==> flow/design.v <==
`timescale 1ns / 1ps
module uart_rx(
               input               clk          ,		 
               input               rst_n        ,	
               input               din          ,
               output  reg [7:0]    dout         ,		
               output  reg         dout_vld     
               );
parameter    	   BPS	  =	217;	 
reg   [14:0]        cnt0         ;
wire                add_cnt0     ;
wire                end_cnt0     ;
reg   [ 3:0]        cnt1         ;
wire                add_cnt1     ;
wire                end_cnt1     ;
reg                 rx0          ;	
reg                 rx1          ;	
reg                 rx2          ;	
wire                rx_en        ;
reg                 flag_add     ;
always @ (posedge clk or negedge rst_n) begin
	if(!rst_n) begin
		rx0 <= 1'b1;
        rx1 <= 1'b1;
        rx2 <= 1'b1;
	end
	else begin
		rx0 <= din;
        rx1 <= rx0;
        rx2 <= rx1;
	end
end
assign rx_en = rx2 & ~rx1;	
always @(posedge clk or negedge rst_n)begin
    if(!rst_n)begin
        cnt0 <= 0;
    end
    else if(add_cnt0)begin
        if(end_cnt0)
            cnt0 <= 0;
        else
            cnt0 <= cnt0 + 1;
    end
end
assign add_cnt0 = flag_add;
assign end_cnt0 = add_cnt0 && cnt0==BPS-1 ;
always @(posedge clk or negedge rst_n)begin 
    if(!rst_n)begin
        cnt1 <= 0;
    end
    else if(add_cnt1)begin
        if(end_cnt1)
            cnt1 <= 0;
        else
            cnt1 <= cnt1 + 1;
    end
end
assign add_cnt1 = end_cnt0;
assign end_cnt1 = add_cnt1 && cnt1==9-1 ;  
always @ (posedge clk or negedge rst_n)begin
	if(!rst_n) begin
		flag_add <= 1'b0;
	end
	else if(rx_en) begin		
		flag_add <= 1'b1;	
	end
    else if(end_cnt1) begin		
		flag_add <= 1'b0;	
	end
end
always @ (posedge clk or negedge rst_n)begin
	if(!rst_n) begin
		dout <= 8'd0;
	end
	else if(add_cnt0 && cnt0==BPS/2-1 && cnt1!=0) begin		 
	    dout[cnt1-1]<= rx2 ;
	end
end
always @ (posedge clk or negedge rst_n)begin
	if(!rst_n) begin
		dout_vld <= 1'b0;
	end
    else if(end_cnt1) begin		
		dout_vld <= 1'b1;	
	end
	else begin	
        dout_vld <= 1'b0;			
	end
end
endmodule
`timescale 1ns / 1ps
module uart_tx(
                 input             clk    ,			
                 input             rst_n  ,		
                 input [7:0]       din    ,
                 input             din_vld,	  
                 output reg        rdy    ,   
                 output reg        dout   
             );
parameter         BPS    = 217;
reg   [7:0]       tx_data_tmp;	
reg               flag_add   ;
reg   [14:0]      cnt0       ;
wire              add_cnt0   ;
wire              end_cnt0   ;
reg   [ 3:0]      cnt1       ;
wire              add_cnt1   ;
wire              end_cnt1   ;
wire  [ 9:0]      data       ;
always  @(posedge clk or negedge rst_n)begin
    if(rst_n==1'b0)begin
        flag_add <= 0;
    end
    else if(flag_add==0 && din_vld)begin
        flag_add <= 1;
    end
    else if(end_cnt1)begin
        flag_add <= 0;
    end
end
always @(posedge clk or negedge rst_n)begin
    if(!rst_n)begin
        cnt0 <= 0;
    end
    else if(add_cnt0)begin
        if(end_cnt0)
            cnt0 <= 0;
        else
            cnt0 <= cnt0 + 1;
    end
end
assign add_cnt0 = flag_add;
assign end_cnt0 = add_cnt0 && cnt0==BPS-1 ;
always @(posedge clk or negedge rst_n)begin 
    if(!rst_n)begin
        cnt1 <= 0;
    end
    else if(add_cnt1)begin
        if(end_cnt1)
            cnt1 <= 0;
        else
            cnt1 <= cnt1 + 1;
    end
end
assign add_cnt1 = end_cnt0;
assign end_cnt1 = add_cnt1 && cnt1==10-1 ;
always @ (posedge clk or negedge rst_n) begin
	if(!rst_n) begin
		tx_data_tmp <=8'd0;
	end
	else if(flag_add==1'b0 && din_vld) begin	
		tx_data_tmp <= din;	
	end
end
always @ (posedge clk or negedge rst_n) begin
	if(!rst_n) begin
		dout <= 1'b1;
	end
	else if(add_cnt0 && cnt0==1-1)begin
        dout<= data[cnt1];
    end 
end
assign  data = {1'b1,tx_data_tmp,1'b0};  
always  @(*)begin
    if(din_vld || flag_add)
        rdy = 1'b0;
    else
        rdy = 1'b1;
end
endmodule
module  uart_top(
								input  clk,
								input  rst_n,
								input  din,
								input sw8,
								output  reg  [23:0] pic_out,
								output  reg [16:0] addr,
								output  reg wr_ram,
								output  tx,
								output  reg pic_done,    
								output  reg  pic_download,    
								output  reg [7:0] rgb_led
								);
	wire   dout_vld;
	wire  [7:0] dout;
	reg [3:0] code_p;
	reg  [4:0]  cnt;
	reg  [3:0]  state;
	wire  [3:0]  code;
	wire [7:0]  temp;
	reg [23:0] pic_reg;
	parameter  monitor=0;   
	parameter  second=1 ;
	parameter  third=2 ;
	parameter   fouth=3;
	parameter   fiveth=4;
	parameter   sixth=5;
	parameter   send=6;
	parameter   stop=7;
	assign temp=(dout>8'd57)?(dout-8'd87):(dout-8'd48);
	assign code=temp[3:0];
	always  @ (posedge clk or negedge rst_n)
	    begin
			if  (!rst_n)
			   begin
			      state<=monitor;
				  wr_ram<=1;
				  pic_out<=0;
				  addr<=0;
				  pic_done<=0;
				  end
			else
	case (state)
	monitor:	begin
				   if (dout_vld)
						begin
						    wr_ram<=1;	
							pic_reg[23:20]<=code;
							state<=second;
							code_p<=code;
						end
				 else
				          state<=monitor;
					end
	second:	begin
					if (dout_vld)
							begin
								pic_reg[19:16]<=code;
								state<=third;
								rgb_led<={code_p,code};
							end
					else
							state<=second;
					end
		third:		begin
					if (dout_vld)
						begin
							pic_reg[15:12]<=code;
							state<=fouth;
							code_p<=code;
						end
					else
						state<=third;
					end
		fouth:		begin
					if (dout_vld)
						begin
							pic_reg[11:8]<=code;
							state<=fiveth;
							rgb_led<={code_p,code};
						end
					else
						state<=fouth;
					end
		fiveth:		begin
					if (dout_vld)
						begin
							pic_reg[7:4]<=code;
							state<=sixth;
							code_p<=code;
						end
					else
						state<=fiveth;
					end
        sixth:		begin
					if (dout_vld)
						begin
							pic_reg[3:0]<=code;
							state<=send;
							rgb_led<={code_p,code};
						end
					else
						state<=sixth;
					end
		send: 	 begin
						wr_ram<=0;
						pic_out<=pic_reg;
						if (addr<479)
							begin
								addr<=addr+1;								
								pic_done<=0;
								state<=monitor;
							end
			         else if (addr==479)
					        begin								 
							     addr<=0;		
								 pic_done<=1;
								 state<=stop;								
							end	 
						end
		stop:  begin
					if  (sw8==1)
					    state<=monitor;
					else
						begin
						state<=stop;
						end
				  end
		     endcase
		end
		always  @ (posedge  clk or negedge rst_n)
		    begin
				if (!rst_n)
					cnt<=0;
				else if (state==send)
				    cnt<=cnt+1;
			    else 
					cnt<=cnt;
			end
		always  @ (posedge  clk or negedge rst_n)
			begin
				if (!rst_n)
					pic_download<=1;
		   else if (cnt>=15)
					pic_download<=0;
			else
					pic_download<=1;
			end
		uart_rx #(.BPS(16)) uart_rx(
								.clk(clk),
								.rst_n(rst_n),
								.din(din),
								.dout(dout),
								.dout_vld(dout_vld)
								);
	   uart_tx #(.BPS(16)) uart_tx(
                              .clk(clk)    ,			
                              .rst_n(rst_n)  ,		
							  .din_vld(dout_vld)    ,
							  .din(dout),
							  .dout(tx),
							  .rdy()
							); 
		endmodule 
==> flow/run.sh <==
#!/bin/bash
# the make line also repeats each setting of config.mk as NAME=value (left out here)
make -C /OpenROAD-flow-scripts/flow DESIGN_CONFIG=/design/flow/config.mk WORK_HOME=/design/flow/orfs CLKGATE_MAP_FILE= finish
==> flow/config.mk <==
export PLATFORM = sky130hd
export DESIGN_NAME = uart_top
export DESIGN_NICKNAME = uart_top
export VERILOG_FILES = /design/flow/design.v
export SDC_FILE = /design/flow/constraint.sdc
export NUM_CORES = 4
export LEC_CHECK = 0
export CAP_MARGIN = 30
export CORE_MARGIN = 2
export CORE_UTILIZATION = 65
export CTS_CLUSTER_DIAMETER = 226
export GPL_ROUTABILITY_DRIVEN = 1
export GPL_TIMING_DRIVEN = 1
export SETUP_SLACK_MARGIN = -0.15
export SLEW_MARGIN = 20
==> flow/constraint.sdc <==
create_clock -name core_clock -period 2.64 [get_ports {clk}]
set_input_delay 0.5280 -clock core_clock [delete_from_list [all_inputs] [get_ports {clk}]]
set_output_delay 0.5280 -clock core_clock [all_outputs]
set_load 0.01 [all_outputs]
==> Slide: Implementation Results, run 1 <==
Physical Implementation Snapshot

Run status
  – Status: failed layout checks
  – Fail Reasons: negative setup slack

Worst setup path
  – Setup crit end kind: flip-flop
  – Buf/Inv on CP: 3
  – Crit path capture: uart_rx.dout[4]$_DFFE_PN0P_
  – Worst Path Required: 3.06 ns
  – WP data arrival: 3.72 ns
  – Max FO, Critical Path: 4
  – CP Launch Point: uart_rx.cnt1[0]$_DFFE_PN0P_
  – Setup CP Type: flip-flop to flip-flop
  – Origin of the critical flop-to-flop path: uart_rx.cnt1[0]$_DFFE_PN0P_
  – CP Depth: 12
  – Reg2reg end: uart_rx.dout[4]$_DFFE_PN0P_
  – R2R cell count: 12
  – Worst R2R Setup Slack: -0.66 ns
  – CP top delay family: simple AND/OR/NAND/NOR gates
  – Cell Chain, Critical Path: clkinvlp_4, ha_4, nand2_4, buf_6, or3_4, ha_4, or3b_4, nor4_4, buf_6, nand3_2, nor4_4, mux2_4
  – Critical Path Start Type: flip-flop
  – Max incr delay on CP: 0.40 ns
  – Crit-path slowest cell: or3b_4

Floorplan
  – Ports: 57
  – Row count: 36
  – Core Util at FP: 0.675
  – DIE AREA: between 10000 and 15000 um2
  – Die extent in x: 105 um
  – Die Height: 105 um
  – CORE AREA: 9860 um2

Clock tree
  – CTS tree: yes
  – CTS root buf: clkbuf_8
  – Sinks on Clock Net: 154
  – Worst-path clk slew: roughly 0.060 ns
  – Late-Pin Clk Latency: 0.54 ns
  – Htree depth: 4
  – Num CTS Buffers: 17
  – Longest Clk Path Bufs: 2

Yosys
  – Adder Area Share: 0.0414
  – Top cells by area, synth: dfrtp_1 42%, edfxtp_1 16%, mux2_2 7.3%
  – Yosys reg bits: 154
  – Netlist Area Pre-Place: between 6000 and 7000 um2
  – Top non-seq family: simple AND/OR/NAND/NOR gates
  – Yosys warning count: 3
  – Syn Nets: 554
  – Most instantiated library cell after synthesis: dfrtp_1
  – Count of different cell masters after synthesis: 56
  – Synth Seq Share: 0.607
  – Async set or reset register ratio after synthesis: 0.766
  – Yosys Chip Area: 6660 um2
  – Yosys stat cell total: 528
  – And+or+nand+nor area frac: 0.136
  – Synth Flop Type: dfrtp_1
  – Yosys xor share: 0.0498
  – Top post-synthesis cells by count: 111 x dfrtp_1, 43 x mux2_2, 42 x nand2_1
  – Flip-flops with a built-in enable: 36
  – MUX share of area: 0.0870
  – Post-synth top area cell: dfrtp_1
  – Compound Share, Synth: 0.0524
  – Cells after Synth: 528
  – Avg Cell Area, Syn: 12.6 um2
  – Top-area cell share: 0.417

Place
  – Post-DP Area: 7530 um2
  – Post-place setup slack: -0.746 ns
  – GP Congestion: just over 0.8
  – # port buffers: 56
  – Final HPWL DP: 8340 um

GRT
  – Initial antenna violation count: 0
  – Total grt overflow: 0
  – Total track usage: 0.250
  – Largest net degree at the start of global routing: approximately 53
  – First-pass GRT wire length: 21400 um
  – Vias in the first global route: approximately 4200

Drt
  – Routed Antenna Nets: 0
  – Diodes inserted: 0
  – Vias: 4393
  – Vias per Instance: approximately 6
  – Final wirelength: 13300 um
  – Drt pass-1 iters: 4
  – DRC: 0
  – Routed wire per std cell: 17.7 um
  – Starting DRT DRC Count: 229

Power
  – Combinational share of power: 0.264
  – Sw Ratio: 0.313
  – Leakage: approximately 3.7 nW
  – Part of the power in registers: 0.390
  – Combinational power: between 1.5 and 2 mW
  – PwrDens: 800 nW/um2
  – Power Clock: 2.29 mW
  – Total Power: approximately 6.6 mW
  – Power share of the clock group: 0.346
  – Sw Pwr: approximately 2.1 mW
  – Peak VDD IR: about 0.55 mV
  – Main power group: sequential cells
  – Power in sequential cells: 2.58 mW
  – Int Power: 4.55 mW

Timing
  – Fin Hold WS: about 0.36 ns
  – Measured slew at the worst slew-check pin: 1.16 ns
  – Achievable Freq: 0.303 GHz
  – Skew final: 0.00668 ns
  – Final worst slack: -0.665 ns
  – Max-slew violations: 0
  – Fin crit period: 3.30 ns
  – Cycle use final: 1.25
  – Slew HR: 0.226
  – # setup viols final: 8
  – Unrepaired setup endpoints after global routing: true
  – Hold Vio Cnt, Final: 0

Cells and area
  – Filler Cell Count: 505
  – Core Util, Final: 0.838
  – Comb area: 2650 um2
  – Fin nets: 633
  – Layout area overhead: 24.2%
  – Flop area: about 4000 um2
  – Final Instance Area: between 8000 and 9000 um2

Job
  – Max-Cap Viols: 0
  – Log Warnings: 39

Worst hold path
  – Hold EP: uart_rx.rx1$_DFF_PN1_
  – Hold Crit Class: flip-flop to flip-flop
  – WHS Path Cells: 0
  – Hold Path Origin: uart_rx.rx0$_DFF_PN1_
==> per-stage QoR <==
stage	setup TNS [ns]	std cells
finish	-4.55	753
global route	-5.48	753
CTS	-4.31	753
detailed placement	-4.97	717
global placement	-4.40	716
floorplan	-4.63	528
==> per-layer routing <==
layer	global-route usage	wire length, um
met1	0.332	5760
met4	0.0819	234
met5	0	0
met3	0.0636	499
met2	0.405	6820
==> cell type report <==
type | instances | share of cell area
Sequential cell | 154 | 0.489
Multi-Input combinational cell | 331 | 0.321
Timing Repair Buffer | 82 | 0.0925
Clock buffer | 19 | 0.0510
Tap cell | 133 | 0.0201
Clock inverter | 13 | 0.0160
Inverter | 21 | 0.00999
==> timing repair <==
| item | in CTS | in global routing |
|---|---|---|
| hold buffers | 1 | 0 |
| pin swaps | 10 | 1 |
| resized | 17 | 9 |
| endpoints found under the setup margin | 8 | 8 |
| endpoints found under the hold margin | 23 | 0 |
| buffers inserted | 3 | 0 |
==> run 2: changes to the inputs <==
- CAP_MARGIN: 30 -> 20
- CORE_UTILIZATION: 65 -> 66
- CTS_CLUSTER_DIAMETER: 226 -> unset
- GPL_ROUTABILITY_DRIVEN: 1 -> unset
- GPL_TIMING_DRIVEN: 1 -> unset
- SETUP_SLACK_MARGIN: -0.15 -> 1.78
- clock period: 2.64 -> 6.84 ns (I/O delays scaled with it)
==> run 2 against run 1 <==
Net effect:
- now clean on timing, DRC and antenna
- register-to-register slack better by 3.8 ns
- die area is 1.5% lower
- final cell count is 3.2% lower
- maximum frequency is 11% lower
- via count is 5.6% lower
- total power is 65% lower
- clock skew is 0.0021 ns higher
- critical path depth is 2 lower
- highest routed layer unchanged
==> Slide: Implementation Results, run 2 <==
Physical Implementation Snapshot

Yosys
  – Most instantiated library cell after synthesis: dfrtp_1 (unchanged)
  – Syn Nets: 554 (unchanged)
  – Avg Cell Area, Syn: 12.6 um2 (unchanged)
  – Compound Share, Synth: 0.0524 (unchanged)
  – Cells after Synth: 528 (unchanged)
  – MUX share of area: 0.0870 (unchanged)
  – Post-synth top area cell: dfrtp_1 (unchanged)
  – Top non-seq family: simple AND/OR/NAND/NOR gates (unchanged)
  – Netlist Area Pre-Place: 6660 um2 (unchanged)
  – Top-area cell share: 0.417 (unchanged)
  – Yosys warning count: 3 (unchanged)
  – Yosys Chip Area: 6660 um2 (unchanged)
  – Yosys reg bits: 154 (unchanged)
  – Flip-flops with a built-in enable: 36 (unchanged)
  – Count of different cell masters after synthesis: 56 (unchanged)
  – Async set or reset register ratio after synthesis: 0.766 (unchanged)
  – Yosys stat cell total: 528 (unchanged)
  – Synth Flop Type: dfrtp_1 (unchanged)
  – And+or+nand+nor area frac: 0.136 (unchanged)
  – Yosys xor share: 0.0498 (unchanged)
  – Adder Area Share: 0.0414 (unchanged)
  – Top cells by area, synth: dfrtp_1 42%, edfxtp_1 16%, mux2_2 7.3% (unchanged)
  – Top post-synthesis cells by count: 111 x dfrtp_1, 43 x mux2_2, 42 x nand2_1 (unchanged)
  – Synth Seq Share: 0.607 (unchanged)

Drt
  – Diodes inserted: 0 (unchanged)
  – Vias: 4145 (was 4393)
  – Routed wire per std cell: 17.3 um (was 17.7 um)
  – Drt pass-1 iters: 4 (unchanged)
  – Starting DRT DRC Count: 177 (was 229)
  – DRC: 0 (unchanged)
  – Vias per Instance: 5.69 (was 5.83)
  – Final wirelength: 12600 um (was 13300 um)
  – Routed Antenna Nets: 0 (unchanged)

Timing
  – Fin Hold WS: 0.357 ns (was 0.361 ns)
  – Achievable Freq: 0.269 GHz (was 0.303 GHz)
  – Slew HR: 0.446 (was 0.226)
  – Final worst slack: 3.13 ns (was -0.665 ns)
  – # setup viols final: 0 (was 8)
  – Fin crit period: 3.71 ns (was 3.30 ns)
  – Max-slew violations: 0 (unchanged)
  – Post-Route Setup TNS: 0 ns (was -4.55 ns)
  – Skew final: 0.00881 ns (was 0.00668 ns)
  – Cycle use final: 0.542 (was 1.25)
  – Hold Vio Cnt, Final: 0 (unchanged)
  – Measured slew at the worst slew-check pin: 0.825 ns (was 1.16 ns)
  – Unrepaired setup endpoints after global routing: false (was true)

Power
  – Power share of the clock group: 0.389 (was 0.346)
  – Main power group: sequential cells (unchanged)
  – Combinational power: 0.391 mW (was 1.75 mW)
  – Part of the power in registers: 0.440 (was 0.390)
  – Combinational share of power: 0.171 (was 0.264)
  – Power Clock: 0.890 mW (was 2.29 mW)
  – Total Power: 2.29 mW (was 6.61 mW)
  – Power in sequential cells: 1.01 mW (was 2.58 mW)
  – Sw Ratio: 0.277 (was 0.313)
  – Peak VDD IR: 0.249 mV (was 0.555 mV)
  – Sw Pwr: 0.633 mW (was 2.07 mW)
  – Leakage: 3.56 nW (was 3.70 nW)
  – PwrDens: 291 nW/um2 (was 800 nW/um2)
  – Int Power: 1.66 mW (was 4.55 mW)

Worst setup path
  – CP Launch Point: uart_rx.cnt1[0]$_DFFE_PN0P_ (unchanged)
  – Max incr delay on CP: 0.55 ns (was 0.40 ns)
  – WP data arrival: 4.12 ns (was 3.72 ns)
  – Setup CP Type: flip-flop to flip-flop (unchanged)
  – Worst Path Required: 7.25 ns (was 3.06 ns)
  – Cell Chain, Critical Path: inv_1, ha_1, nand2_1, or3_1, ha_1, or4b_4, nor4_4, nand3_2, nor4_1, mux2_1 (was clkinvlp_4, ha_4, nand2_4, buf_6, or3_4, ha_4, or3b_4, nor4_4, buf_6, nand3_2, nor4_4, mux2_4)
  – Worst R2R Setup Slack: 3.13 ns (was -0.66 ns)
  – CP Depth: 10 (was 12)
  – Crit-path slowest cell: or4b_4 (was or3b_4)
  – R2R cell count: 10 (was 12)
  – Origin of the critical flop-to-flop path: uart_rx.cnt1[0]$_DFFE_PN0P_ (unchanged)
  – Critical Path Start Type: flip-flop (unchanged)
  – Most Frequent Cell on Critical Path: ha_1
  – Setup crit end kind: flip-flop (unchanged)
  – CP top delay family: simple AND/OR/NAND/NOR gates (unchanged)
  – Buf/Inv on CP: 1 (was 3)
  – Crit path capture: uart_rx.dout[3]$_DFFE_PN0P_ (was uart_rx.dout[4]$_DFFE_PN0P_)
  – Max FO, Critical Path: 11 (was 4)
  – Reg2reg end: uart_rx.dout[3]$_DFFE_PN0P_ (was uart_rx.dout[4]$_DFFE_PN0P_)

Clock tree
  – Sinks on Clock Net: 154 (unchanged)
  – Longest Clk Path Bufs: 2 (unchanged)
  – Htree depth: 4 (unchanged)
  – CTS root buf: clkbuf_8 (unchanged)
  – Hold buffer count at cts: 0 (was 1)
  – Post_cts resized: 0 (was 17)
  – Num CTS Buffers: 17 (unchanged)
  – Late-Pin Clk Latency: 0.53 ns (was 0.54 ns)
  – Postcts setup bufs: 0 (was 3)
  – CTS tree: yes (unchanged)
  – Worst-path clk slew: 0.06 ns (about the same)

GRT
  – Vias in the first global route: 4308 (was 4225)
  – Initial antenna violation count: 0 (unchanged)
  – Largest net degree at the start of global routing: 68 (was 53)
  – Total grt overflow: 0 (unchanged)
  – Total track usage: 0.252 (was 0.250)
  – First-pass GRT wire length: 21600 um (was 21400 um)

Cells and area
  – Core Util, Final: 0.805 (was 0.838)
  – Filler Cell Count: 601 (was 505)
  – Fin nets: 609 (was 633)
  – Layout area overhead: 18.2% (was 24.2%)

Floorplan
  – Core Util at FP: 0.681 (was 0.675)
  – Die Height: 104 um (was 105 um)
  – Ports: 57 (unchanged)
  – Row count: 36 (unchanged)
  – DIE AREA: 10900 um2 (was 11100 um2)
  – CORE AREA: 9770 um2 (was 9860 um2)
  – Die extent in x: 104 um (was 105 um)

Place
  – Post-place setup slack: 3.22 ns (was -0.746 ns)
  – # port buffers: 56 (unchanged)
  – Final HPWL DP: 8130 um (was 8340 um)
  – GP Congestion: 0.764 (was 0.828)

Worst hold path
  – WHS Path Cells: 0 (unchanged)
  – Hold Crit Class: flip-flop to flip-flop (unchanged)
  – Hold Path Origin: uart_rx.rx0$_DFF_PN1_ (unchanged)
  – Hold EP: uart_rx.rx1$_DFF_PN1_ (unchanged)

Job
  – Log Warnings: 36 (was 39)
  – Max-Cap Viols: 0 (unchanged)

Run status
  – Status: timing/DRC/antenna clean (was failed layout checks)
## run 2: area by class of cell
| class | instances | area [um2] | area share |
|---|---|---|---|
| Sequential cell | 154 | 4040 | 0.514 |
| Clock inverter | 8 | 92.6 | 0.0118 |
| Clock buffer | 24 | 470 | 0.0598 |
| Timing Repair Buffer | 58 | 573 | 0.0728 |
| Inverter | 21 | 78.8 | 0.0100 |
| Tap cell | 133 | 166 | 0.0212 |
| Multi-Input combinational cell | 331 | 2440 | 0.310 |
## run 2: per-stage QoR
stage	std cells	instance area, um2
finish	729	7870
global route	729	7870
CTS	729	7870
detailed placement	697	7300
global placement	697	7300
floorplan	528	6660
## run 2: layer usage
metal  share of wire  GRT usage  vias up
met1            0.44      0.326     2051
met3           0.033     0.0595       11
li1                -          -     2005
met2            0.52      0.423       78
met4           0.010     0.0820        0
met5               0          0        -
==> run 3: changes to the inputs <==
- ABC_AREA: unset -> 0
- CELL_PAD_IN_SITES_GLOBAL_PLACEMENT: unset -> 2
- CORE_ASPECT_RATIO: unset -> 0.5
- CORE_MARGIN: 2 -> 8
- CORE_UTILIZATION: 66 -> 54
- GPL_ROUTABILITY_DRIVEN: unset -> 1
- MIN_ROUTING_LAYER: unset -> met1
- PLACE_DENSITY_LB_ADDON: unset -> 0.21
- SETUP_SLACK_MARGIN: 1.78 -> -0.09
- SLEW_MARGIN: 20 -> 0
- clock period: 6.84 -> 2.81 ns (I/O delays scaled with it)
==> run 3 against run 2 <==
Net effect:
- the layout now fails its checks (negative setup slack)
- area after synthesis unchanged
- largest power group unchanged
- worst hold slack got worse by 0.32 ns
- critical path depth increased by 3
- die area increased by 50%
- highest routed layer unchanged
- total power increased to 2.8 times the previous value
- utilization decreased by 10 points
==> Slide: Implementation Results, run 3 <==
Physical Implementation Snapshot

Worst setup path
  – CP Launch Point: uart_rx.cnt1[0]$_DFFE_PN0P_ (unchanged)
  – Buf/Inv on CP: 4 (was 1)
  – Crit-path slowest cell: or3b_4 (was or4b_4)
  – R2R cell count: 13 (was 10)
  – Setup crit end kind: flip-flop (unchanged)
  – CP Depth: 13 (was 10)
  – Cell Chain, Critical Path: clkinvlp_4, ha_4, xor2_4, buf_6, or3_4, ha_4, or3b_4, nor4_4, buf_4, buf_4, nand3_4, nor4_4, mux2_4 (was inv_1, ha_1, nand2_1, or3_1, ha_1, or4b_4, nor4_4, nand3_2, nor4_1, mux2_1)
  – CP top delay family: simple AND/OR/NAND/NOR gates (unchanged)
  – Worst Path Required: 3.10 ns (was 7.25 ns)
  – Origin of the critical flop-to-flop path: uart_rx.cnt1[0]$_DFFE_PN0P_ (unchanged)
  – Reg2reg end: uart_rx.dout[7]$_DFFE_PN0P_ (was uart_rx.dout[3]$_DFFE_PN0P_)
  – Crit path capture: uart_rx.dout[7]$_DFFE_PN0P_ (was uart_rx.dout[3]$_DFFE_PN0P_)
  – Worst R2R Setup Slack: -0.50 ns (was 3.13 ns)
  – Critical Path Start Type: flip-flop (unchanged)
  – WP data arrival: 3.60 ns (was 4.12 ns)
  – Max incr delay on CP: 0.40 ns (was 0.55 ns)
  – Setup CP Type: flip-flop to flip-flop (unchanged)
  – Max FO, Critical Path: 4 (was 11)

Place
  – # port buffers: 56 (unchanged)
  – GP Congestion: 0.757 (was 0.764)
  – Post-DP Area: 7560 um2 (was 7300 um2)
  – Placed insts: 748 (was 697)
  – Final HPWL DP: 8530 um (was 8130 um)

Timing
  – Skew final: 0.0128 ns (was 0.00881 ns)
  – # setup viols final: 8 (was 0)
  – Achievable Freq: 0.302 GHz (was 0.269 GHz)
  – Slew HR: 0.382 (was 0.446)
  – Fin crit period: 3.31 ns (was 3.71 ns)
  – Final worst slack: -0.498 ns (was 3.13 ns)
  – Max-slew violations: 0 (unchanged)
  – Unrepaired setup endpoints after global routing: true (was false)
  – Cycle use final: 1.18 (was 0.542)
  – Hold Vio Cnt, Final: 0 (unchanged)
  – Measured slew at the worst slew-check pin: 0.917 ns (was 0.825 ns)

Floorplan
  – Core Util at FP: 0.559 (was 0.681)
  – DIE AREA: 16400 um2 (was 10900 um2)
  – Die Height: 94.5 um (was 104 um)
  – Ports: 57 (unchanged)
  – Row count: 28 (was 36)
  – CORE AREA: 11900 um2 (was 9770 um2)
  – Die extent in x: 173 um (was 104 um)

Clock tree
  – Worst-path clk slew: 0.07 ns (was 0.06 ns)
  – Htree depth: 4 (unchanged)
  – Sinks on Clock Net: 154 (unchanged)
  – Hold buffer count at cts: 0 (unchanged)
  – Longest Clk Path Bufs: 2 (unchanged)
  – CTS root buf: clkbuf_16 (was clkbuf_8)
  – Num CTS Buffers: 17 (unchanged)
  – CTS tree: yes (unchanged)
  – Late-Pin Clk Latency: 0.42 ns (was 0.53 ns)

GRT
  – First-pass GRT wire length: 21600 um (about the same)
  – Vias in the first global route: 4231 (was 4308)
  – Initial antenna violation count: 0 (unchanged)
  – Total track usage: 0.164 (was 0.252)
  – Largest net degree at the start of global routing: 105 (was 68)
  – Total grt overflow: 0 (unchanged)

Worst hold path
  – Hold Crit Class: input port to async pin (was flip-flop to flip-flop)

Yosys
  – Avg Cell Area, Syn: 12.6 um2 (unchanged)
  – Yosys warning count: 3 (unchanged)
  – Synth Seq Share: 0.607 (unchanged)
  – Yosys xor share: 0.0498 (unchanged)
  – Post-synth top area cell: dfrtp_1 (unchanged)
  – Compound Share, Synth: 0.0524 (unchanged)
  – Top post-synthesis cells by count: 111 x dfrtp_1, 43 x mux2_2, 42 x nand2_1 (unchanged)
  – Top-area cell share: 0.417 (unchanged)
  – Yosys stat cell total: 528 (unchanged)
  – Yosys Chip Area: 6660 um2 (unchanged)
  – Yosys reg bits: 154 (unchanged)
  – Syn Nets: 554 (unchanged)
  – Flip-flops with a built-in enable: 36 (unchanged)
  – Count of different cell masters after synthesis: 56 (unchanged)
  – Most instantiated library cell after synthesis: dfrtp_1 (unchanged)
  – Async set or reset register ratio after synthesis: 0.766 (unchanged)
  – MUX share of area: 0.0870 (unchanged)
  – And+or+nand+nor area frac: 0.136 (unchanged)
  – Top non-seq family: simple AND/OR/NAND/NOR gates (unchanged)
  – Cells after Synth: 528 (unchanged)
  – Top cells by area, synth: dfrtp_1 42%, edfxtp_1 16%, mux2_2 7.3% (unchanged)
  – Adder Area Share: 0.0414 (unchanged)
  – Netlist Area Pre-Place: 6660 um2 (unchanged)
  – Synth Flop Type: dfrtp_1 (unchanged)

Job
  – Max-Cap Viols: 0 (unchanged)
  – Log Warnings: 39 (was 36)

Cells and area
  – Final Instance Area: 8380 um2 (was 7870 um2)
  – Layout area overhead: 25.9% (was 18.2%)
  – Fin cells: 786 (was 729)
  – Fin nets: 634 (was 609)

Power
  – Combinational power: 1.62 mW (was 0.391 mW)
  – Main power group: sequential cells (unchanged)
  – Power Clock: 2.28 mW (was 0.890 mW)
  – Sw Pwr: 2.02 mW (was 0.633 mW)
  – Combinational share of power: 0.256 (was 0.171)
  – Power in sequential cells: 2.42 mW (was 1.01 mW)
  – Leakage: 3.74 nW (was 3.56 nW)
  – Power share of the clock group: 0.361 (was 0.389)
  – Int Power: 4.30 mW (was 1.66 mW)
  – PwrDens: 753 nW/um2 (was 291 nW/um2)
  – Sw Ratio: 0.319 (was 0.277)
  – Part of the power in registers: 0.383 (was 0.440)
  – Peak VDD IR: 0.413 mV (was 0.249 mV)
  – Total Power: 6.31 mW (was 2.29 mW)

Drt
  – Final wirelength: 12800 um (was 12600 um)
  – DRC: 0 (unchanged)
  – Routed Antenna Nets: 0 (unchanged)
  – Starting DRT DRC Count: 312 (was 177)
  – Drt pass-1 iters: 5 (was 4)
  – Diodes inserted: 0 (unchanged)
  – Vias: 4226 (was 4145)
  – Routed wire per std cell: 16.2 um (was 17.3 um)
  – Vias per Instance: 5.38 (was 5.69)

Run status
  – Fail Reasons: negative setup slack
  – Status: failed layout checks (was timing/DRC/antenna clean)
-- run 3: layer usage --
layer	track usage	part of all wire	vias up
li1	-	-	2052
met1	0.214	0.48	2092
met2	0.266	0.46	70
met3	0.0498	0.044	12
met4	0.0499	0.0089	0
met5	0	0	-
-- run 3: repair_timing --
| item | in CTS | in global routing |
|---|---|---|
| pin swaps | 3 | 2 |
| gates resized | 16 | 10 |
| endpoints found under the setup margin | 8 | 8 |
| hold endpoints to repair | 0 | 0 |
| buffers inserted | 5 | 1 |
-- run 3: metrics by stage --
step	worst slack, ns	util	hold slack (ns)	TNS [ns]
floorplan	-0.496	-	0.266	-3.25
global route	-0.595	0.704	0.0316	-4.34
finish	-0.498	0.704	0.0341	-3.38
CTS	-0.464	0.698	0.0176	-3.24
detailed placement	-0.532	0.634	0.356	-3.44
global placement	-0.463	0.634	0.356	-3.18
-- run 3: final cells by class --
class	instances	area, um2
Multi-Input combinational cell	331	2650
Tap cell	165	206
Inverter	21	82.6
Clock buffer	17	425
Clock inverter	15	189
Fill cell	841	3530
Sequential cell	154	4040
Timing Repair Buffer	83	781
==> run 4: changes to the inputs <==
- ABC_AREA: 0 -> 1
- CAP_MARGIN: 20 -> 40
- CELL_PAD_IN_SITES_GLOBAL_PLACEMENT: 2 -> unset
- CORE_ASPECT_RATIO: 0.5 -> unset
- CORE_MARGIN: 8 -> 2
- CORE_UTILIZATION: 54 -> 72
- CTS_CLUSTER_SIZE: unset -> 10
- GPL_ROUTABILITY_DRIVEN: 1 -> unset
- MIN_ROUTING_LAYER: met1 -> unset
- PLACE_DENSITY: unset -> 0.42
- PLACE_DENSITY_LB_ADDON: 0.21 -> unset
- SETUP_SLACK_MARGIN: -0.09 -> unset
- SLEW_MARGIN: 0 -> 20
- TNS_END_PERCENT: unset -> 20
- clock period: 2.81 -> 6.91 ns (I/O delays scaled with it)
==> run 4 against run 3 <==
Net effect:
- the run now finishes clean
- largest power group unchanged
- clock-buffer cell count rose by 3
- maximum frequency rose by 7.6%
- design area fell by 0.99%
- wire length rose by 18%
- critical path type unchanged
- clock power fell by 61%
- global-route usage rose by 13 points
- critical path depth rose by 5
- die area fell by 35%
==> Slide: Implementation Results, run 4 <==
Physical Implementation Snapshot

Run status
  – Status: timing/DRC/antenna clean (was failed layout checks)

Yosys
  – Synth Seq Share: 0.576 (was 0.607)
  – Synth Flop Type: dfrtp_1 (unchanged)
  – Yosys reg bits: 154 (unchanged)
  – Flip-flops with a built-in enable: 36 (unchanged)
  – Avg Cell Area, Syn: 9.39 um2 (was 12.6 um2)
  – Top post-synthesis cells by count: 190 x nand2_1, 111 x dfrtp_1, 92 x inv_1 (was 111 x dfrtp_1, 43 x mux2_2, 42 x nand2_1)
  – Top non-seq family: simple AND/OR/NAND/NOR gates (unchanged)
  – Yosys warning count: 3 (unchanged)
  – Top cells by area, synth: dfrtp_1 40%, edfxtp_1 15%, nand2_1 10% (was dfrtp_1 42%, edfxtp_1 16%, mux2_2 7.3%)
  – Cells after Synth: 747 (was 528)
  – Yosys Chip Area: 7020 um2 (was 6660 um2)
  – And+or+nand+nor area frac: 0.231 (was 0.136)
  – Count of different cell masters after synthesis: 40 (was 56)
  – Syn Nets: 773 (was 554)
  – Async set or reset register ratio after synthesis: 0.766 (unchanged)
  – Top-area cell share: 0.396 (was 0.417)
  – Adder Area Share: 0.0392 (was 0.0414)
  – Netlist Area Pre-Place: 7020 um2 (was 6660 um2)
  – Post-synth top area cell: dfrtp_1 (unchanged)
  – Compound Share, Synth: 0.0569 (was 0.0524)
  – MUX share of area: 0.00321 (was 0.0870)
  – Yosys xor share: 0.0300 (was 0.0498)
  – Most instantiated library cell after synthesis: nand2_1 (was dfrtp_1)
  – Yosys stat cell total: 747 (was 528)

Clock tree
  – Longest Clk Path Bufs: 2 (unchanged)
  – Late-Pin Clk Latency: 0.53 ns (was 0.42 ns)
  – Postcts setup bufs: 0 (was 5)
  – Sinks on Clock Net: 154 (unchanged)
  – Htree depth: 4 (unchanged)
  – Worst-path clk slew: 0.06 ns (was 0.07 ns)
  – Num CTS Buffers: 17 (unchanged)
  – Hold buffer count at cts: 0 (unchanged)
  – CTS tree: yes (unchanged)
  – CTS root buf: clkbuf_8 (was clkbuf_16)
  – Post_cts resized: 0 (was 16)

Worst setup path
  – CP top delay family: simple AND/OR/NAND/NOR gates (unchanged)
  – Worst R2R Setup Slack: 3.84 ns (was -0.50 ns)
  – Crit path capture: uart_rx.dout[5]$_DFFE_PN0P_ (was uart_rx.dout[7]$_DFFE_PN0P_)
  – CP Launch Point: uart_rx.cnt1[0]$_DFFE_PN0P_ (unchanged)
  – Reg2reg end: uart_rx.dout[5]$_DFFE_PN0P_ (was uart_rx.dout[7]$_DFFE_PN0P_)
  – CP Depth: 18 (was 13)
  – Origin of the critical flop-to-flop path: uart_rx.cnt1[0]$_DFFE_PN0P_ (unchanged)
  – R2R cell count: 18 (was 13)
  – Max incr delay on CP: 0.48 ns (was 0.40 ns)
  – Buf/Inv on CP: 4 (unchanged)
  – Critical Path Start Type: flip-flop (unchanged)
  – Cell Chain, Critical Path: inv_2, ha_1, inv_1, nand2_2, nand3_2, a21oi_1, inv_1, ha_1, inv_1, nand2_1, nor2_1, nand2_1, nor2_1, nand3_1, nor3_1, nand2_1, nand2_1, nand2_1 (was clkinvlp_4, ha_4, xor2_4, buf_6, or3_4, ha_4, or3b_4, nor4_4, buf_4, buf_4, nand3_4, nor4_4, mux2_4)
  – Setup crit end kind: flip-flop (unchanged)
  – Max FO, Critical Path: 9 (was 4)
  – WP data arrival: 3.49 ns (was 3.60 ns)
  – Crit-path slowest cell: dfrtp_1 (was or3b_4)
  – Setup CP Type: flip-flop to flip-flop (unchanged)
  – Most Frequent Cell on Critical Path: nand2_1
  – Worst Path Required: 7.33 ns (was 3.10 ns)

Timing
  – Max-slew violations: 0 (unchanged)
  – Unrepaired setup endpoints after global routing: false (was true)
  – Fin Hold WS: 0.356 ns (was 0.0341 ns)
  – Slew HR: 0.452 (was 0.382)
  – Post-Route Setup TNS: 0 ns (was -3.38 ns)
  – Measured slew at the worst slew-check pin: 0.820 ns (was 0.917 ns)
  – Cycle use final: 0.445 (was 1.18)
  – Achievable Freq: 0.325 GHz (was 0.302 GHz)
  – # setup viols final: 0 (was 8)
  – Hold Vio Cnt, Final: 0 (unchanged)
  – Skew final: 0.0131 ns (was 0.0128 ns)
  – Fin crit period: 3.07 ns (was 3.31 ns)

Drt
  – Vias: 5333 (was 4226)
  – Final wirelength: 15000 um (was 12800 um)
  – Routed Antenna Nets: 0 (unchanged)
  – Starting DRT DRC Count: 390 (was 312)
  – Diodes inserted: 0 (unchanged)
  – Vias per Instance: 5.59 (was 5.38)
  – DRC: 0 (unchanged)
  – Drt pass-1 iters: 5 (unchanged)
  – Routed wire per std cell: 15.7 um (was 16.2 um)

Power
  – PwrDens: 287 nW/um2 (was 753 nW/um2)
  – Combinational share of power: 0.214 (was 0.256)
  – Sw Pwr: 0.749 mW (was 2.02 mW)
  – Combinational power: 0.511 mW (was 1.62 mW)
  – Power in sequential cells: 0.992 mW (was 2.42 mW)
  – Part of the power in registers: 0.416 (was 0.383)
  – Peak VDD IR: 0.272 mV (was 0.413 mV)
  – Sw Ratio: 0.314 (was 0.319)
  – Int Power: 1.63 mW (was 4.30 mW)
  – Leakage: 3.92 nW (was 3.74 nW)
  – Main power group: sequential cells (unchanged)
  – Power Clock: 0.880 mW (was 2.28 mW)
  – Power share of the clock group: 0.369 (was 0.361)

Cells and area
  – Layout area overhead: 18.3% (was 25.9%)
  – Fin nets: 834 (was 634)
  – Core Util, Final: 0.865 (was 0.704)

Floorplan
  – DIE AREA: 10600 um2 (was 16400 um2)
  – Die Height: 103 um (was 94.5 um)
  – Ports: 57 (unchanged)
  – Core Util at FP: 0.731 (was 0.559)
  – Die extent in x: 103 um (was 173 um)
  – Row count: 36 (was 28)
  – CORE AREA: 9590 um2 (was 11900 um2)

Job
  – Max-Cap Viols: 0 (unchanged)
  – Log Warnings: 36 (was 39)

GRT
  – Largest net degree at the start of global routing: 71 (was 105)
  – Initial antenna violation count: 0 (unchanged)
  – Total grt overflow: 0 (unchanged)
  – First-pass GRT wire length: 23800 um (was 21600 um)
  – Total track usage: 0.295 (was 0.164)
  – Vias in the first global route: 5177 (was 4231)

Worst hold path
  – Hold EP: uart_rx.rx1$_DFF_PN1_
  – Hold Crit Class: flip-flop to flip-flop (was input port to async pin)
  – WHS Path Cells: 0
  – Hold Path Origin: uart_rx.rx0$_DFF_PN1_

Place
  – Final HPWL DP: 9730 um (was 8530 um)
  – GP Congestion: 0.889 (was 0.757)
  – # port buffers: 56 (unchanged)
[run 4: cell type report]
| type | instances | area [um2] |
|---|---|---|
| Fill cell | 489 | 1300 |
| Timing Repair Buffer | 61 | 621 |
| Tap cell | 133 | 166 |
| Sequential cell | 154 | 4040 |
| Clock buffer | 20 | 457 |
| Inverter | 99 | 372 |
| Multi-Input combinational cell | 475 | 2530 |
| Clock inverter | 12 | 113 |
[run 4: metal layers]
| layer | vias up | wire length, um | GRT usage |
|---|---|---|---|
| li1 | 2509 | - | - |
| met1 | 2551 | 5900 | 0.362 |
| met2 | 232 | 7870 | 0.501 |
| met3 | 41 | 826 | 0.0664 |
| met4 | 0 | 425 | 0.134 |
| met5 | - | 0 | 0 |
[run 4: per-stage QoR]
stage	total power [mW]	setup slack (ns)	cells	cell area (um2)
after floorplan	1.38	4.34	747	7020
after global placement	1.45	3.67	918	7670
after detailed placement	1.50	3.61	919	7680
after CTS	2.38	3.89	951	8250
after global routing	2.49	3.57	954	8300
final	2.38	3.84	954	8300
==> run 5: changes to the inputs <==
- CAP_MARGIN: 40 -> 35
- CTS_CLUSTER_DIAMETER: unset -> 360
- CTS_CLUSTER_SIZE: 10 -> 23
- PLACE_DENSITY: 0.42 -> unset
- PLACE_DENSITY_LB_ADDON: unset -> 0.12
- SETUP_SLACK_MARGIN: unset -> -0.2
- TNS_END_PERCENT: 20 -> unset
- clock period: 6.91 -> 2.04 ns (I/O delays scaled with it)
==> run 5 against run 4 <==
Net effect:
- the layout now fails its checks (negative setup slack)
- clock power increased to 3.4 times the previous value
- final cell count increased by 3.7%
- non-clock buffer count increased by 34
- critical path type unchanged
- largest power group is now combinational cells
==> Slide: Implementation Results, run 5 <==
Physical Implementation Snapshot

Worst setup path
  – R2R cell count: 19 (was 18)
  – WP data arrival: 3.22 ns (was 3.49 ns)
  – Worst R2R Setup Slack: -0.74 ns (was 3.84 ns)
  – Max FO, Critical Path: 4 (was 9)
  – Worst Path Required: 2.48 ns (was 7.33 ns)
  – Crit path capture: uart_rx.dout[0]$_DFFE_PN0P_ (was uart_rx.dout[5]$_DFFE_PN0P_)
  – Critical Path Start Type: flip-flop (unchanged)
  – Most Frequent Cell on Critical Path: nand2_4 (was nand2_1)
  – Buf/Inv on CP: 6 (was 4)
  – Origin of the critical flop-to-flop path: uart_rx.cnt1[1]$_DFFE_PN0P_ (was uart_rx.cnt1[0]$_DFFE_PN0P_)
  – CP Depth: 19 (was 18)
  – Reg2reg end: uart_rx.dout[0]$_DFFE_PN0P_ (was uart_rx.dout[5]$_DFFE_PN0P_)
  – Max incr delay on CP: 0.40 ns (was 0.48 ns)
  – Setup crit end kind: flip-flop (unchanged)
  – Setup CP Type: flip-flop to flip-flop (unchanged)
  – CP Launch Point: uart_rx.cnt1[1]$_DFFE_PN0P_ (was uart_rx.cnt1[0]$_DFFE_PN0P_)
  – Cell Chain, Critical Path: inv_2, ha_4, inv_2, nand2_4, nand2_4, nor2_4, buf_6, nand2_4, ha_4, inv_4, buf_4, nor3_2, nand3_1, nand2_2, nand2_1, nor2_2, nand3_1, nand2_1, inv_1 (was inv_2, ha_1, inv_1, nand2_2, nand3_2, a21oi_1, inv_1, ha_1, inv_1, nand2_1, nor2_1, nand2_1, nor2_1, nand3_1, nor3_1, nand2_1, nand2_1, nand2_1)
  – Crit-path slowest cell: dfrtp_1 (unchanged)
  – CP top delay family: simple AND/OR/NAND/NOR gates (unchanged)

GRT
  – Total track usage: 0.389 (was 0.295)
  – Total grt overflow: 0 (unchanged)
  – Initial antenna violation count: 3 (was 0)
  – Largest net degree at the start of global routing: 119 (was 71)
  – First-pass GRT wire length: 30100 um (was 23800 um)
  – Vias in the first global route: 6121 (was 5177)

Timing
  – Max-slew violations: 0 (unchanged)
  – Measured slew at the worst slew-check pin: 0.709 ns (was 0.820 ns)
  – Fin crit period: 2.78 ns (was 3.07 ns)
  – Achievable Freq: 0.360 GHz (was 0.325 GHz)
  – # setup viols final: 51 (was 0)
  – Skew final: 0.0198 ns (was 0.0131 ns)
  – Slew HR: 0.525 (was 0.452)
  – Final worst slack: -0.739 ns (was 3.84 ns)
  – Unrepaired setup endpoints after global routing: true (was false)
  – Cycle use final: 1.36 (was 0.445)
  – Hold Vio Cnt, Final: 0 (unchanged)

Job
  – Max-Cap Viols: 0 (unchanged)
  – Log Warnings: 43 (was 36)

Power
  – Int Power: 6.19 mW (was 1.63 mW)
  – PwrDens: 1100 nW/um2 (was 287 nW/um2)
  – Leakage: 4.12 nW (was 3.92 nW)
  – Combinational share of power: 0.347 (was 0.214)
  – Sw Ratio: 0.363 (was 0.314)
  – Part of the power in registers: 0.344 (was 0.416)
  – Power Clock: 3.00 mW (was 0.880 mW)
  – Power share of the clock group: 0.309 (was 0.369)
  – Combinational power: 3.38 mW (was 0.511 mW)
  – Main power group: combinational cells (was sequential cells)
  – Peak VDD IR: 1.18 mV (was 0.272 mV)
  – Sw Pwr: 3.53 mW (was 0.749 mW)
  – Power in sequential cells: 3.35 mW (was 0.992 mW)

Clock tree
  – Sinks on Clock Net: 154 (unchanged)
  – CTS root buf: clkbuf_8 (unchanged)
  – Hold buffer count at cts: 0 (unchanged)
  – Worst-path clk slew: 0.07 ns (was 0.06 ns)
  – Longest Clk Path Bufs: 2 (unchanged)
  – Htree depth: 4 (unchanged)
  – Late-Pin Clk Latency: 0.55 ns (was 0.53 ns)
  – Num CTS Buffers: 17 (unchanged)
  – CTS tree: yes (unchanged)

Yosys
  – And+or+nand+nor area frac: 0.231 (unchanged)
  – Flip-flops with a built-in enable: 36 (unchanged)
  – Top-area cell share: 0.396 (unchanged)
  – Yosys stat cell total: 747 (unchanged)
  – Avg Cell Area, Syn: 9.39 um2 (unchanged)
  – Async set or reset register ratio after synthesis: 0.766 (unchanged)
  – Top non-seq family: simple AND/OR/NAND/NOR gates (unchanged)
  – Top cells by area, synth: dfrtp_1 40%, edfxtp_1 15%, nand2_1 10% (unchanged)
  – Synth Flop Type: dfrtp_1 (unchanged)
  – Post-synth top area cell: dfrtp_1 (unchanged)
  – Netlist Area Pre-Place: 7020 um2 (unchanged)
  – Top post-synthesis cells by count: 190 x nand2_1, 111 x dfrtp_1, 92 x inv_1 (unchanged)
  – Compound Share, Synth: 0.0569 (unchanged)
  – Most instantiated library cell after synthesis: nand2_1 (unchanged)
  – Adder Area Share: 0.0392 (unchanged)
  – Yosys Chip Area: 7020 um2 (unchanged)
  – Syn Nets: 773 (unchanged)
  – MUX share of area: 0.00321 (unchanged)
  – Synth Seq Share: 0.576 (unchanged)
  – Count of different cell masters after synthesis: 40 (unchanged)
  – Yosys warning count: 3 (unchanged)
  – Yosys xor share: 0.0300 (unchanged)
  – Cells after Synth: 747 (unchanged)
  – Yosys reg bits: 154 (unchanged)

Run status
  – Status: failed layout checks (was timing/DRC/antenna clean)
  – Fail Reasons: negative setup slack

Floorplan
  – DIE AREA: 10600 um2 (unchanged)
  – CORE AREA: 9590 um2 (unchanged)
  – Die Height: 103 um (unchanged)
  – Row count: 36 (unchanged)
  – Core Util at FP: 0.731 (unchanged)
  – Ports: 57 (unchanged)
  – Die extent in x: 103 um (unchanged)

Drt
  – Drt pass-1 iters: 10 (was 5)
  – DRC: 0 (unchanged)
  – Starting DRT DRC Count: 1004 (was 390)
  – Final wirelength: 23200 um (was 15000 um)
  – Routed Antenna Nets: 0 (unchanged)
  – Vias per Instance: 6.51 (was 5.59)
  – Vias: 6442 (was 5333)
  – Routed wire per std cell: 23.4 um (was 15.7 um)

Place
  – GP Congestion: 0.837 (was 0.889)
  – # port buffers: 56 (unchanged)
  – Final HPWL DP: 10200 um (was 9730 um)
  – Post-place setup slack: -0.532 ns (was 3.61 ns)

Cells and area
  – Layout area overhead: 26.2% (was 18.3%)
  – Fin nets: 868 (was 834)
  – Core Util, Final: 0.923 (was 0.865)
  – Filler Cell Count: 311 (was 489)

Worst hold path
  – Hold Crit Class: input port to async pin (was flip-flop to flip-flop)
-- run 5: routing by layer --
metal	routed length [um]	share of wire	global-route usage	up-vias
li1	-	-	-	2589
met1	7630	0.33	0.415	3021
met2	10900	0.47	0.663	594
met3	2480	0.11	0.111	236
met4	2170	0.094	0.275	2
met5	13	0.00056	0	-
-- run 5: stage by stage --
| step | instance area (um2) | std cells | power [mW] | TNS (ns) | hold slack [ns] |
|---|---|---|---|---|---|
| floorplan | 7060 | 747 | 4.77 | -1.98 | 0.112 |
| global placement | 7940 | 945 | 5.25 | -2.35 | 0.348 |
| detailed placement | 7940 | 945 | 5.40 | -5.66 | 0.351 |
| CTS | 8680 | 982 | 8.93 | -5.34 | 0.0186 |
| global route | 8850 | 988 | 10.0 | -11.48 | 0.0682 |
| finish | 8860 | 989 | 9.73 | -8.67 | 0.0345 |
-- run 5: what timing repair did --
item                                    CTS  global route
setup buffers                             5             5
pin swaps                                13            13
gates resized                            30            31
endpoints found under the setup margin   16            32
-- run 5: area by class of cell --
cell class | instances | area, um2 | area share
Timing Repair Buffer | 95 | 872 | 0.0985
Clock buffer | 18 | 418 | 0.0472
Antenna cell | 1 | 2.50 | 0.000283
Tap cell | 133 | 166 | 0.0188
Inverter | 99 | 379 | 0.0428
Clock inverter | 14 | 125 | 0.0141
Multi-Input combinational cell | 475 | 2850 | 0.322
Sequential cell | 154 | 4040 | 0.457
==> run 6: changes to the inputs <==
- CAP_MARGIN: 35 -> 20
- CTS_CLUSTER_DIAMETER: 360 -> unset
- CTS_CLUSTER_SIZE: 23 -> 95
- PLACE_DENSITY_LB_ADDON: 0.12 -> unset
- SETUP_SLACK_MARGIN: -0.2 -> unset
- TNS_END_PERCENT: unset -> 10
- clock period: 2.04 -> 4.96 ns (I/O delays scaled with it)
==> run 6 against run 5 <==
Net effect:
- the run now finishes clean
- synthesized cell count did not move
- worst hold slack improved by 0.32 ns
- clock skew fell by 0.013 ns
- maximum frequency fell by 3.9%
- design area fell by 7.1%
- clock power fell by 59%
- register-to-register slack improved by 2.8 ns
- clock-buffer cell count rose by 2
- combinational power fell by about 80%
- final cell count fell by 3.9%
- utilization fell by 6.5 points
- area after synthesis did not move
- critical endpoint is now uart_rx.dout[7]$_DFFE_PN0P_
- largest cell class unchanged
- highest routed layer is now met4
==> Slide: Implementation Results, run 6 <==
Physical Implementation Snapshot

Drt
  – DRC: 0 (unchanged)
  – Met3 wire length: 629 um (was 2480 um)
  – Starting DRT DRC Count: 326 (was 1004)
  – Uppermost routed layer: met4 (was met5)
  – Drt pass-1 iters: 6 (was 10)
  – Vias per Instance: 5.49 (was 6.51)
  – Met2 WL post-DR: 7510 um (was 10900 um)
  – Final wirelength: 14100 um (was 23200 um)
  – Vias: 5213 (was 6442)
  – DRT met1 WL: 5720 um (was 7630 um)
  – Routed wire per std cell: 14.9 um (was 23.4 um)
  – Routed Antenna Nets: 0 (unchanged)
  – Diodes inserted: 0 (was 1)

Yosys
  – Post-synth top area cell: dfrtp_1 (unchanged)
  – Yosys warning count: 3 (unchanged)
  – Top-area cell share: 0.396 (unchanged)
  – Async set or reset register ratio after synthesis: 0.766 (unchanged)
  – And+or+nand+nor area frac: 0.231 (unchanged)
  – Count of different cell masters after synthesis: 40 (unchanged)
  – Yosys reg bits: 154 (unchanged)
  – Netlist Area Pre-Place: 7020 um2 (unchanged)
  – Synth Seq Share: 0.576 (unchanged)
  – Adder Area Share: 0.0392 (unchanged)
  – Avg Cell Area, Syn: 9.39 um2 (unchanged)
  – Most instantiated library cell after synthesis: nand2_1 (unchanged)
  – Yosys Chip Area: 7020 um2 (unchanged)
  – MUX share of area: 0.00321 (unchanged)
  – Flip-flops with a built-in enable: 36 (unchanged)
  – Top non-seq family: simple AND/OR/NAND/NOR gates (unchanged)
  – Top cells by area, synth: dfrtp_1 40%, edfxtp_1 15%, nand2_1 10% (unchanged)
  – Top post-synthesis cells by count: 190 x nand2_1, 111 x dfrtp_1, 92 x inv_1 (unchanged)
  – Cells after Synth: 747 (unchanged)
  – Synth Flop Type: dfrtp_1 (unchanged)
  – Yosys xor share: 0.0300 (unchanged)
  – Yosys stat cell total: 747 (unchanged)
  – Compound Share, Synth: 0.0569 (unchanged)
  – Syn Nets: 773 (unchanged)

Worst setup path
  – Worst Path Required: 5.39 ns (was 2.48 ns)
  – CP top delay family: simple AND/OR/NAND/NOR gates (unchanged)
  – Max FO, Critical Path: 9 (was 4)
  – CP Depth: 16 (was 19)
  – CP Launch Point: uart_rx.cnt1[0]$_DFFE_PN0P_ (was uart_rx.cnt1[1]$_DFFE_PN0P_)
  – Reg2reg end: uart_rx.dout[7]$_DFFE_PN0P_ (was uart_rx.dout[0]$_DFFE_PN0P_)
  – Setup crit end kind: flip-flop (unchanged)
  – Max incr delay on CP: 0.48 ns (was 0.40 ns)
  – Crit path capture: uart_rx.dout[7]$_DFFE_PN0P_ (was uart_rx.dout[0]$_DFFE_PN0P_)
  – R2R cell count: 16 (was 19)
  – Worst R2R Setup Slack: 2.07 ns (was -0.74 ns)
  – Origin of the critical flop-to-flop path: uart_rx.cnt1[0]$_DFFE_PN0P_ (was uart_rx.cnt1[1]$_DFFE_PN0P_)
  – Setup CP Type: flip-flop to flip-flop (unchanged)
  – Critical Path Start Type: flip-flop (unchanged)
  – WP data arrival: 3.32 ns (was 3.22 ns)
  – Most Frequent Cell on Critical Path: nand2_1 (was nand2_4)
  – Cell Chain, Critical Path: inv_2, ha_1, inv_1, nand2_2, nand3_2, a21oi_1, inv_1, ha_1, nand3_1, nand3b_1, nand2_1, nand3_1, nor2_1, nand2_1, nand2_1, nand2_1 (was inv_2, ha_4, inv_2, nand2_4, nand2_4, nor2_4, buf_6, nand2_4, ha_4, inv_4, buf_4, nor3_2, nand3_1, nand2_2, nand2_1, nor2_2, nand3_1, nand2_1, inv_1)
  – Buf/Inv on CP: 3 (was 6)
  – Crit-path slowest cell: dfrtp_1 (unchanged)

Place
  – # port buffers: 56 (unchanged)
  – GP Congestion: 0.902 (was 0.837)
  – Post-DP Area: 7670 um2 (was 7940 um2)
  – Final HPWL DP: 9470 um (was 10200 um)
  – Placed insts: 918 (was 945)

Run status
  – Status: timing/DRC/antenna clean (was failed layout checks)

Timing
  – Hold Vio Cnt, Final: 0 (unchanged)
  – Cycle use final: 0.583 (was 1.36)
  – Skew final: 0.00694 ns (was 0.0198 ns)
  – Fin crit period: 2.89 ns (was 2.78 ns)
  – Fin Hold WS: 0.357 ns (was 0.0345 ns)
  – Slew HR: 0.342 (was 0.525)
  – Max-slew violations: 0 (unchanged)
  – # setup viols final: 0 (was 51)
  – Measured slew at the worst slew-check pin: 0.977 ns (was 0.709 ns)
  – Achievable Freq: 0.346 GHz (was 0.360 GHz)
  – Post-Route Setup TNS: 0 ns (was -8.67 ns)
  – Unrepaired setup endpoints after global routing: false (was true)

Clock tree
  – Late-Pin Clk Latency: 0.54 ns (was 0.55 ns)
  – Post_cts resized: 0 (was 30)
  – Hold buffer count at cts: 0 (unchanged)
  – Longest Clk Path Bufs: 2 (unchanged)
  – Num CTS Buffers: 17 (unchanged)
  – Htree depth: 4 (unchanged)
  – CTS root buf: clkbuf_8 (unchanged)
  – Worst-path clk slew: 0.06 ns (was 0.07 ns)
  – Sinks on Clock Net: 154 (unchanged)
  – CTS tree: yes (unchanged)
  – Postcts setup bufs: 0 (was 5)

Power
  – Int Power: 2.28 mW (was 6.19 mW)
  – Peak VDD IR: 0.334 mV (was 1.18 mV)
  – Sw Pwr: 0.996 mW (was 3.53 mW)
  – Combinational power: 0.673 mW (was 3.38 mW)
  – Power in sequential cells: 1.39 mW (was 3.35 mW)
  – Power share of the clock group: 0.371 (was 0.309)
  – Power Clock: 1.22 mW (was 3.00 mW)
  – Part of the power in registers: 0.423 (was 0.344)
  – Combinational share of power: 0.205 (was 0.347)
  – Leakage: 3.88 nW (was 4.12 nW)
  – Main power group: sequential cells (was combinational cells)
  – Sw Ratio: 0.304 (was 0.363)
  – PwrDens: 398 nW/um2 (was 1100 nW/um2)

GRT
  – Vias in the first global route: 5137 (was 6121)
  – Total track usage: 0.291 (was 0.389)
  – First-pass GRT wire length: 23500 um (was 30100 um)
  – Total grt overflow: 0 (unchanged)
  – Initial antenna violation count: 0 (was 3)
  – Largest net degree at the start of global routing: 68 (was 119)

Cells and area
  – Final Instance Area: 8230 um2 (was 8860 um2)
  – Layout area overhead: 17.3% (was 26.2%)
  – Fin nets: 830 (was 868)
  – Fin cells: 950 (was 989)

Worst hold path
  – Hold EP: uart_rx.rx1$_DFF_PN1_
  – WHS Path Cells: 0
  – Hold Path Origin: uart_rx.rx0$_DFF_PN1_
  – Hold Crit Class: flip-flop to flip-flop (was input port to async pin)

Floorplan
  – DIE AREA: 10600 um2 (unchanged)
  – Die extent in x: 103 um (unchanged)
  – CORE AREA: 9590 um2 (unchanged)
  – Ports: 57 (unchanged)
  – Row count: 36 (unchanged)
  – Core Util at FP: 0.731 (unchanged)
  – Die Height: 103 um (unchanged)

Job
  – Log Warnings: 36 (was 43)
  – Max-Cap Viols: 0 (unchanged)
==> run 6: layout make-up <==
| type | count | area (um2) |
|---|---|---|
| clock buffer | 20 | 435 |
| multi-input combinational | 475 | 2530 |
| timing repair buffer | 57 | 566 |
| clock inverter | 12 | 123 |
| tap | 133 | 166 |
| fill | 517 | 1360 |
| sequential | 154 | 4040 |
| inverter | 99 | 372 |
==> run 6: per-layer routing <==
metal | global-route usage | up-vias
met3 | 0.0698 | 33
met4 | 0.120 | 0
li1 | - | 2521
met1 | 0.346 | 2496
met2 | 0.511 | 163
met5 | 0 | -
==> run 6: metrics by stage <==
stage | setup slack [ns] | utilization | total power [mW]
2_1_floorplan | 2.39 | - | 1.93
3_3_place_gp | 2.13 | 0.800 | 2.03
3_5_place_dp | 2.06 | 0.800 | 2.07
4_1_cts | 2.07 | 0.858 | 3.28
5_1_grt | 1.68 | 0.858 | 3.45
6_report | 2.07 | 0.858 | 3.28
==> run 7: changes to the inputs <==
- ABC_AREA: 1 -> unset
- CORE_UTILIZATION: 72 -> 49
- CTS_CLUSTER_DIAMETER: unset -> 343
- CTS_CLUSTER_SIZE: 95 -> unset
- GPL_TIMING_DRIVEN: unset -> 0
- HOLD_SLACK_MARGIN: unset -> 0.04
- SETUP_SLACK_MARGIN: unset -> 1.72
- TNS_END_PERCENT: 10 -> unset
- clock period: 4.96 -> 10.0 ns (I/O delays scaled with it)
==> run 7 against run 6 <==
Net effect:
- design area fell by 2.1%
- clock skew down 0.0022 ns
- sequential cell count did not move
- non-clock buffer count grew 22
- register-to-register slack better by 4.2 ns
- sequential share of layout area increased by 1.1 points
- via count is 19% lower
- global-route usage down 11 points
- largest cell class unchanged
==> Slide: Implementation Results, run 7 <==
Physical Implementation Snapshot

Yosys
  – Yosys stat cell total: 528 (was 747)
  – Count of different cell masters after synthesis: 56 (was 40)
  – Avg Cell Area, Syn: 12.6 um2 (was 9.39 um2)
  – Cells after Synth: 528 (was 747)
  – Top non-seq family: simple AND/OR/NAND/NOR gates (unchanged)
  – Yosys warning count: 3 (unchanged)
  – Top cells by area, synth: dfrtp_1 42%, edfxtp_1 16%, mux2_2 7.3% (was dfrtp_1 40%, edfxtp_1 15%, nand2_1 10%)
  – Flip-flops with a built-in enable: 36 (unchanged)
  – Async set or reset register ratio after synthesis: 0.766 (unchanged)
  – And+or+nand+nor area frac: 0.136 (was 0.231)
  – Syn Nets: 554 (was 773)
  – Top-area cell share: 0.417 (was 0.396)
  – Yosys xor share: 0.0498 (was 0.0300)
  – Top post-synthesis cells by count: 111 x dfrtp_1, 43 x mux2_2, 42 x nand2_1 (was 190 x nand2_1, 111 x dfrtp_1, 92 x inv_1)
  – Yosys Chip Area: 6660 um2 (was 7020 um2)
  – Adder Area Share: 0.0414 (was 0.0392)
  – Yosys reg bits: 154 (unchanged)
  – Synth Seq Share: 0.607 (was 0.576)
  – Netlist Area Pre-Place: 6660 um2 (was 7020 um2)
  – MUX share of area: 0.0870 (was 0.00321)
  – Post-synth top area cell: dfrtp_1 (unchanged)
  – Synth Flop Type: dfrtp_1 (unchanged)
  – Most instantiated library cell after synthesis: dfrtp_1 (was nand2_1)
  – Compound Share, Synth: 0.0524 (was 0.0569)

Clock tree
  – Htree depth: 4 (unchanged)
  – Sinks on Clock Net: 154 (unchanged)
  – Num CTS Buffers: 17 (unchanged)
  – Hold buffer count at cts: 0 (unchanged)
  – Postcts setup bufs: 0 (unchanged)
  – Late-Pin Clk Latency: 0.42 ns (was 0.54 ns)
  – CTS root buf: clkbuf_16 (was clkbuf_8)
  – Post_cts resized: 0 (unchanged)
  – Worst-path clk slew: 0.06 ns (about the same)
  – CTS tree: yes (unchanged)
  – Longest Clk Path Bufs: 2 (unchanged)

Worst hold path
  – Hold EP: uart_rx.rx1$_DFF_PN1_ (unchanged)
  – Hold Crit Class: flip-flop to flip-flop (unchanged)
  – WHS Path Cells: 0 (unchanged)
  – Hold Path Origin: uart_rx.rx0$_DFF_PN1_ (unchanged)

Timing
  – Post-Route Setup TNS: 0 ns (unchanged)
  – Max-slew violations: 0 (unchanged)
  – Achievable Freq: 0.271 GHz (was 0.346 GHz)
  – Cycle use final: 0.369 (was 0.583)
  – # setup viols final: 0 (unchanged)
  – Hold Vio Cnt, Final: 0 (unchanged)
  – Slew HR: 0.407 (was 0.342)
  – Fin Hold WS: 0.355 ns (was 0.357 ns)
  – Skew final: 0.00469 ns (was 0.00694 ns)
  – Unrepaired setup endpoints after global routing: false (unchanged)
  – Measured slew at the worst slew-check pin: 0.883 ns (was 0.977 ns)
  – Fin crit period: 3.69 ns (was 2.89 ns)

Power
  – PwrDens: 198 nW/um2 (was 398 nW/um2)
  – Combinational share of power: 0.170 (was 0.205)
  – Sw Ratio: 0.271 (was 0.304)
  – Power Clock: 0.641 mW (was 1.22 mW)
  – Main power group: sequential cells (unchanged)
  – Power share of the clock group: 0.402 (was 0.371)
  – Part of the power in registers: 0.427 (was 0.423)
  – Sw Pwr: 0.432 mW (was 0.996 mW)
  – Peak VDD IR: 0.135 mV (was 0.334 mV)
  – Leakage: 3.61 nW (was 3.88 nW)
  – Power in sequential cells: 0.681 mW (was 1.39 mW)
  – Int Power: 1.16 mW (was 2.28 mW)
  – Combinational power: 0.272 mW (was 0.673 mW)

Floorplan
  – Row count: 42 (was 36)
  – Core Util at FP: 0.503 (was 0.731)
  – CORE AREA: 13200 um2 (was 9590 um2)
  – DIE AREA: 14500 um2 (was 10600 um2)
  – Die Height: 121 um (was 103 um)
  – Ports: 57 (unchanged)
  – Die extent in x: 121 um (was 103 um)

Worst setup path
  – Setup CP Type: flip-flop to flip-flop (unchanged)
  – Setup crit end kind: flip-flop (unchanged)
  – Reg2reg end: uart_rx.dout[7]$_DFFE_PN0P_ (unchanged)
  – CP Depth: 10 (was 16)
  – Crit path capture: uart_rx.dout[7]$_DFFE_PN0P_ (unchanged)
  – WP data arrival: 4.00 ns (was 3.32 ns)
  – Critical Path Start Type: flip-flop (unchanged)
  – Cell Chain, Critical Path: buf_2, inv_1, ha_1, or3b_2, ha_1, or4b_4, nor4_4, nand3_2, nor4_1, mux2_1 (was inv_2, ha_1, inv_1, nand2_2, nand3_2, a21oi_1, inv_1, ha_1, nand3_1, nand3b_1, nand2_1, nand3_1, nor2_1, nand2_1, nand2_1, nand2_1)
  – Origin of the critical flop-to-flop path: uart_rx.cnt1[0]$_DFFE_PN0P_ (unchanged)
  – CP top delay family: simple AND/OR/NAND/NOR gates (unchanged)
  – Most Frequent Cell on Critical Path: ha_1 (was nand2_1)
  – Worst Path Required: 10.30 ns (was 5.39 ns)
  – CP Launch Point: uart_rx.cnt1[0]$_DFFE_PN0P_ (unchanged)
  – Buf/Inv on CP: 2 (was 3)
  – R2R cell count: 10 (was 16)
  – Worst R2R Setup Slack: 6.31 ns (was 2.07 ns)
  – Max FO, Critical Path: 9 (unchanged)
  – Max incr delay on CP: 0.56 ns (was 0.48 ns)
  – Crit-path slowest cell: or3b_2 (was dfrtp_1)

Drt
  – Routed wire per std cell: 15.3 um (was 14.9 um)
  – Starting DRT DRC Count: 269 (was 326)
  – DRC: 0 (unchanged)
  – Vias: 4204 (was 5213)
  – Final wirelength: 12100 um (was 14100 um)
  – Vias per Instance: 5.30 (was 5.49)
  – Drt pass-1 iters: 4 (was 6)
  – Routed Antenna Nets: 0 (unchanged)
  – Diodes inserted: 0 (unchanged)

Cells and area
  – Fin nets: 630 (was 830)
  – Layout area overhead: 21.1% (was 17.3%)
  – Comb area: 2440 um2 (was 2530 um2)
  – Fin cells: 793 (was 950)
  – Flop area: 4040 um2 (unchanged)
  – Filler Cell Count: 1073 (was 517)

Place
  – Final HPWL DP: 8260 um (was 9470 um)
  – Placed insts: 761 (was 918)
  – # port buffers: 56 (unchanged)
  – GP Congestion: 0.812 (was 0.902)

GRT
  – Total track usage: 0.181 (was 0.291)
  – Largest net degree at the start of global routing: 70 (was 68)
  – Vias in the first global route: 4135 (was 5137)
  – Total grt overflow: 0 (unchanged)
  – Initial antenna violation count: 0 (unchanged)
  – First-pass GRT wire length: 20600 um (was 23500 um)

Job
  – Max-Cap Viols: 0 (unchanged)
  – Log Warnings: 34 (was 36)

Run status
  – Status: timing/DRC/antenna clean (unchanged)
[run 7: routing by layer]
metal,track usage,share of wire
met2,0.294,0.50
met1,0.237,0.46
met3,0.0453,0.033
met5,0,0
met4,0.0647,0.012
[run 7: layout make-up]
cell class / count / area share
clock buffer: 19 / 0.0550
clock inverter: 13 / 0.0185
tap: 176 / 0.0273
inverter: 21 / 0.00978
timing repair buffer: 57 / 0.0731
buffer: 22 / 0.0115
sequential: 154 / 0.502
multi-input combinational: 331 / 0.303
[run 7: per-stage QoR]
stage	area (um2)	setup slack, ns	power, mW	util
2_1_floorplan	6660	6.64	0.894	-
3_3_place_gp	7440	1.84	0.947	0.562
3_5_place_dp	7470	6.02	0.962	0.564
4_1_cts	8060	6.25	1.61	0.608
5_1_grt	8060	6.05	1.68	0.608
6_report	8060	6.31	1.59	0.608
Power and IR drop assume default switching activity.
